==> job 6717 <==
==> flow/design.v <==
module pe (
    input clk, en,
    input      [7:0] a, b,
    output reg [15:0] out
);
    always @(posedge clk) begin
        if (en) begin
            out <= a*b;
        end else begin  
            out <= 0;
        end
    end
endmodule
module cu_engine (
    input  clk, nrst,
    input  [71:0] filter, 
    input  [23:0] data_in,
    input  [ 8:0] pe_en_ctrl,
    output [15:0] pe_out
);
    reg [23:0] dff [0:1];
    wire [143:0] psum;
    pe pe00 (.clk(clk), .en(pe_en_ctrl[0]), .a(data_in[ 7: 0]), .b(filter[ 7: 0]), .out(psum[15: 0]));
    pe pe10 (.clk(clk), .en(pe_en_ctrl[1]), .a(data_in[15: 8]), .b(filter[15: 8]), .out(psum[31:16]));
    pe pe20 (.clk(clk), .en(pe_en_ctrl[2]), .a(data_in[23:16]), .b(filter[23:16]), .out(psum[47:32]));
    pe pe01 (.clk(clk), .en(pe_en_ctrl[3]), .a(dff[0][ 7: 0]), .b(filter[31:24]), .out(psum[63:48]));
    pe pe11 (.clk(clk), .en(pe_en_ctrl[4]), .a(dff[0][15: 8]), .b(filter[39:32]), .out(psum[79:64]));
    pe pe21 (.clk(clk), .en(pe_en_ctrl[5]), .a(dff[0][23:16]), .b(filter[47:40]), .out(psum[95:80]));
    pe pe02 (.clk(clk), .en(pe_en_ctrl[6]), .a(dff[1][ 7: 0]), .b(filter[55:48]), .out(psum[111: 96]));
    pe pe12 (.clk(clk), .en(pe_en_ctrl[7]), .a(dff[1][15: 8]), .b(filter[63:56]), .out(psum[127:112]));
    pe pe22 (.clk(clk), .en(pe_en_ctrl[8]), .a(dff[1][23:16]), .b(filter[71:64]), .out(psum[143:128]));
    always @(posedge clk) begin
        if (!nrst) begin
            dff[0] <= 0;
            dff[1] <= 0;
        end else begin
            dff[0] <= data_in;
            dff[1] <= dff[0]; 
        end
    end
    assign pe_out = psum[15:0] + psum[31:16] + psum[47:32] + psum[63:48] + psum[79:64] + psum[95:80] + psum[111:96] + psum[127:112] + psum[143:128];
endmodule
==> flow/run.sh <==
#!/bin/bash
# the make line also repeats each setting of config.mk as NAME=value (left out here)
make -C /OpenROAD-flow-scripts/flow DESIGN_CONFIG=/design/flow/config.mk WORK_HOME=/design/flow/orfs CLKGATE_MAP_FILE= finish
==> flow/config.mk <==
export PLATFORM = sky130hd
export DESIGN_NAME = cu_engine
export DESIGN_NICKNAME = cu_engine
export VERILOG_FILES = /design/flow/design.v
export SDC_FILE = /design/flow/constraint.sdc
export NUM_CORES = 4
export LEC_CHECK = 0
export ABC_AREA = 1
export CAP_MARGIN = 40
export CORE_MARGIN = 2
export CORE_UTILIZATION = 72
export CTS_CLUSTER_SIZE = 10
export GPL_ROUTABILITY_DRIVEN = 0
export SETUP_SLACK_MARGIN = 1.08
export SLEW_MARGIN = 20
export TNS_END_PERCENT = 10
==> flow/constraint.sdc <==
create_clock -name core_clock -period 3.7 [get_ports {clk}]
set_input_delay 0.7400 -clock core_clock [delete_from_list [all_inputs] [get_ports {clk}]]
set_output_delay 0.7400 -clock core_clock [all_outputs]
set_load 0.01 [all_outputs]
==> job 7640 (differences from job 6717) <==
- CAP_MARGIN: 40 -> 20
- CTS_CLUSTER_SIZE: 10 -> 100
- GPL_ROUTABILITY_DRIVEN: 0 -> default
- PLACE_DENSITY: default -> 0.36
- SETUP_SLACK_MARGIN: 1.08 -> 1.22
- TNS_END_PERCENT: 10 -> 5
==> flow/constraint.sdc (replaced) <==
create_clock -name core_clock -period 4.39 [get_ports {clk}]
set_input_delay 0.8780 -clock core_clock [delete_from_list [all_inputs] [get_ports {clk}]]
set_output_delay 0.8780 -clock core_clock [all_outputs]
set_load 0.01 [all_outputs]
==> job 2845 (differences from job 6717) <==
- ABC_AREA: 1 -> default
- CAP_MARGIN: 40 -> 20
- CTS_CLUSTER_SIZE: 10 -> 50
- GPL_ROUTABILITY_DRIVEN: 0 -> default
- MAX_ROUTING_LAYER: default -> met4
- PLACE_DENSITY: default -> 0.67
- SETUP_SLACK_MARGIN: 1.08 -> 0.61
- TNS_END_PERCENT: 10 -> default
==> flow/constraint.sdc (replaced) <==
create_clock -name core_clock -period 3.49 [get_ports {clk}]
set_input_delay 0.6980 -clock core_clock [delete_from_list [all_inputs] [get_ports {clk}]]
set_output_delay 0.6980 -clock core_clock [all_outputs]
set_load 0.01 [all_outputs]
==> job 6810 (differences from job 6717) <==
- ABC_AREA: 1 -> default
- CAP_MARGIN: 40 -> 20
- CTS_CLUSTER_SIZE: 10 -> 50
- GPL_ROUTABILITY_DRIVEN: 0 -> default
- MAX_ROUTING_LAYER: default -> met4
- PLACE_DENSITY: default -> 0.67
- SETUP_SLACK_MARGIN: 1.08 -> default
- TNS_END_PERCENT: 10 -> default
==> flow/constraint.sdc (replaced) <==
create_clock -name core_clock -period 5.11 [get_ports {clk}]
set_input_delay 1.0220 -clock core_clock [delete_from_list [all_inputs] [get_ports {clk}]]
set_output_delay 1.0220 -clock core_clock [all_outputs]
set_load 0.01 [all_outputs]
==> results.py <==
# Flow results
metrics = {
    "run_status": {
        "status": "stopped before the end",
        "failed_stage": "global routing",
        "error_line": "[ERROR GRT-0116] Global routing finished with congestion. Check the congestion regions in the DRC Viewer.",
    },
    "synthesis": {
        "simple_gate_share_pct": 18.9,
        "yosys-top-cells-count": "inv_1, and2_1, fa_1",
    },
    "grt": {
        "gr-usage-met2_pct": 97.1,
    },
    "die": {
        "rows": 70,
    },
}
(the above is from job 2845)
==> results.py <==
# Synthesis and PnR figures
metrics = {
    "final_timing": {
        "worst_slack_ps": -1230,
        "setup_viol": 29,
    },
    "run_status": {
        "so_faults": "negative setup slack",
        "status": "failed layout checks",
    },
    "grt": {
        "gr-usage-met2_pct": 76.2,
    },
    "die": {
        "rows": 72,
    },
}
(the above is from job 7640)
==> results.py <==
# Synthesis and PnR figures
metrics = {
    "run_status": {
        "status": "failed layout checks",
        "so_faults": "negative setup slack",
    },
    "grt": {
        "gr-usage-met2_pct": 72.8,
    },
    "final_timing": {
        "worst_slack_ps": -2330,
        "setup_viol": 101,
    },
    "die": {
        "rows": 72,
    },
    "power_and_ir_drop": {
        "clock_power_share_pct": 5.6,
    },
    "synthesis": {
        "yosys-top-cells-count": "inv_1, nand2_1, fa_1",
    },
}
(the above is from job 6717)
==> results.py <==
# Synthesis and PnR figures
metrics = {
    "final_timing": {
        "setup_viol": 12,
        "worst_slack_ps": -719,
    },
    "run_status": {
        "so_faults": "negative setup slack",
        "status": "failed layout checks",
    },
    "die": {
        "rows": 70,
    },
    "grt": {
        "gr-usage-met2_pct": 64.6,
    },
    "synthesis": {
        "yosys-top-cells-count": "inv_1, and2_1, fa_1",
    },
}
(the above is from job 6810)

========
==> job 1520 <==
Starts from the design.v that is shown in full above.
make LEC_CHECK=0 ABC_AREA=1 CAP_MARGIN=20 CORE_MARGIN=2 CORE_UTILIZATION=68 PLACE_DENSITY=0.36 SLEW_MARGIN=20 finish   # period 6.8 ns
run.sh (not shown) runs the stock make flow with config.mk's settings and CLKGATE_MAP_FILE=.
==> inputs of job 3143, as changes to job 1520 <==
==> flow/config.mk (replaced) <==
export PLATFORM = sky130hd
export DESIGN_NAME = cu_engine
export DESIGN_NICKNAME = cu_engine
export VERILOG_FILES = /design/flow/design.v
export SDC_FILE = /design/flow/constraint.sdc
export NUM_CORES = 4
export LEC_CHECK = 0
export CAP_MARGIN = 20
export CORE_MARGIN = 2
export CORE_UTILIZATION = 66
export CTS_CLUSTER_DIAMETER = 148
export CTS_CLUSTER_SIZE = 98
export PLACE_DENSITY = 0.42
export SETUP_SLACK_MARGIN = -0.6
export SLEW_MARGIN = 20
==> flow/constraint.sdc (replaced) <==
create_clock -name core_clock -period 6.2 [get_ports {clk}]
set_input_delay 1.2400 -clock core_clock [delete_from_list [all_inputs] [get_ports {clk}]]
set_output_delay 1.2400 -clock core_clock [all_outputs]
set_load 0.01 [all_outputs]
==> results <==
Total die area: job 1520 43,500 sq um; job 3143 42,300 sq um
Worst hold slack: job 1520 0.588 ns; job 3143 0.610 ns
Inverters excl. clock: job 1520 1,252; job 3143 614
Final Cycle Share: job 1520 96.1%; job 3143 104%
Slew Limit Headroom: job 1520 27.7%; job 3143 59.2%
Clock power share: job 1520 7.9%; job 3143 8.3%
Layout overhead on the synthesized area: job 1520 6.61%; job 3143 9.66%
R2R depth: job 1520 17; job 3143 15
Global Route met2 Usage: job 1520 54.9%; job 3143 51.8%
Total cell area reported by yosys after synthesis: job 1520 28,500 sq um; job 3143 26,800 sq um
Power dissipated in combinational cells: job 1520 10.4 mW; job 3143 10.5 mW
Status: job 1520 finished clean; job 3143 complete, but fails checks
Layout check failures: job 1520 -; job 3143 negative setup slack
Maximum fanout encountered on the critical timing path: job 1520 5; job 3143 3

========
==> inputs of v9 <==
// cu_engine: RTL as listed in full above, without the edits since
clock: 3.55 ns
lec_check: 0
abc_area: 1
cap_margin: 0
cell_pad_in_sites_detail_placement: 1
cell_pad_in_sites_global_placement: 3
core_aspect_ratio: 0.91
core_margin: 2
core_utilization: 32
gpl_routability_driven: 1
gpl_timing_driven: 1
max_routing_layer: met4
min_routing_layer: met1
setup_slack_margin: 0.84
slew_margin: 20
tns_end_percent: 50
==> inputs of v4, as changes to v9 <==
==> flow/config.mk (replaced) <==
export PLATFORM = sky130hd
export DESIGN_NAME = cu_engine
export DESIGN_NICKNAME = cu_engine
export VERILOG_FILES = /design/flow/design.v
export SDC_FILE = /design/flow/constraint.sdc
export NUM_CORES = 4
export LEC_CHECK = 0
export CAP_MARGIN = 20
export CORE_MARGIN = 2
export CORE_UTILIZATION = 66
export SLEW_MARGIN = 20
==> flow/constraint.sdc (replaced) <==
create_clock -name core_clock -period 5.08 [get_ports {clk}]
set_input_delay 1.0160 -clock core_clock [delete_from_list [all_inputs] [get_ports {clk}]]
set_output_delay 1.0160 -clock core_clock [all_outputs]
set_load 0.01 [all_outputs]
==> inputs of v6, as changes to v9 <==
==> flow/config.mk (replaced) <==
export PLATFORM = sky130hd
export DESIGN_NAME = cu_engine
export DESIGN_NICKNAME = cu_engine
export VERILOG_FILES = /design/flow/design.v
export SDC_FILE = /design/flow/constraint.sdc
export NUM_CORES = 4
export LEC_CHECK = 0
export ABC_AREA = 0
export CAP_MARGIN = 25
export CELL_PAD_IN_SITES_GLOBAL_PLACEMENT = 3
export CORE_MARGIN = 2
export CORE_UTILIZATION = 40
export CTS_CLUSTER_DIAMETER = 83
export GPL_TIMING_DRIVEN = 1
export MIN_ROUTING_LAYER = met2
export SLEW_MARGIN = 20
export TNS_END_PERCENT = 80
==> flow/constraint.sdc (replaced) <==
create_clock -name core_clock -period 9.81 [get_ports {clk}]
set_input_delay 1.9620 -clock core_clock [delete_from_list [all_inputs] [get_ports {clk}]]
set_output_delay 1.9620 -clock core_clock [all_outputs]
set_load 0.01 [all_outputs]
==> summary.log <==
[synthesis] Avg Cell Area, Syn 9.397 um2
[worst_setup_path] maximum fanout along the worst path 2
[status] SO Viols setup timing
[sta] worst rel slew slack 65.27%
[status] result of the run complete, but fails checks
[finish] inverter count 614
[sta] Final setup violation count 11
[synthesis] top cells by area fa_1, ha_1, dfxtp_1
[sta] post-route setup slack -669.9 ps
[worst_setup_path] Slowest Stage Delay on Critical Path 530 ps
[synthesis] mux cell area share after synthesis 0.2287%
[routing] detailed route wirelength on metal3 2678 um
[worst_setup_path] Critical Path Sink pe_out[14]
[finish] number of standard cells in the layout, taps in and fillers out 3810
# the run above: v4

==> summary.log <==
[status] result of the run complete, but fails checks
[status] SO Viols setup timing
[sta] post-route setup slack -1534 ps
[synthesis] mux cell area share after synthesis 0%
[synthesis] Avg Cell Area, Syn 7.427 um2
[sta] Final setup violation count 101
[worst_setup_path] Critical Path Sink pe_out[9]
[synthesis] top cells by area fa_1, inv_1, ha_1
[routing] detailed route wirelength on metal3 2476 um
# the run above: v9

==> summary.log <==
[synthesis] mux cell area share after synthesis 0.2287%
[sta] Final Skew 19.47 ps
[sta] Final setup violation count 0
[routing] total DRC errors in the routed layout 0
[synthesis] top cells by area fa_1, ha_1, dfxtp_1
[power_and_ir_drop] static leakage 15.16 nW
[sta] worst rel slew slack 35.74%
[finish] number of standard cells in the layout, taps in and fillers out 3869
[die] IO Count 123
[synthesis] Avg Cell Area, Syn 9.397 um2
[worst_setup_path] maximum fanout along the worst path 3
[routing] Via-to-Cell Ratio 6.577
[worst_setup_path] Slowest Stage Delay on Critical Path 590 ps
[power_and_ir_drop] Combinational Power Share 79.4%
[sta] post-route setup slack 2045 ps
[status] result of the run timing/DRC/antenna clean
[worst_hold_path] hold worst-path end dff[1][15]
# the run above: v6

No activity file was given, so power comes from the tool's default toggle rates.
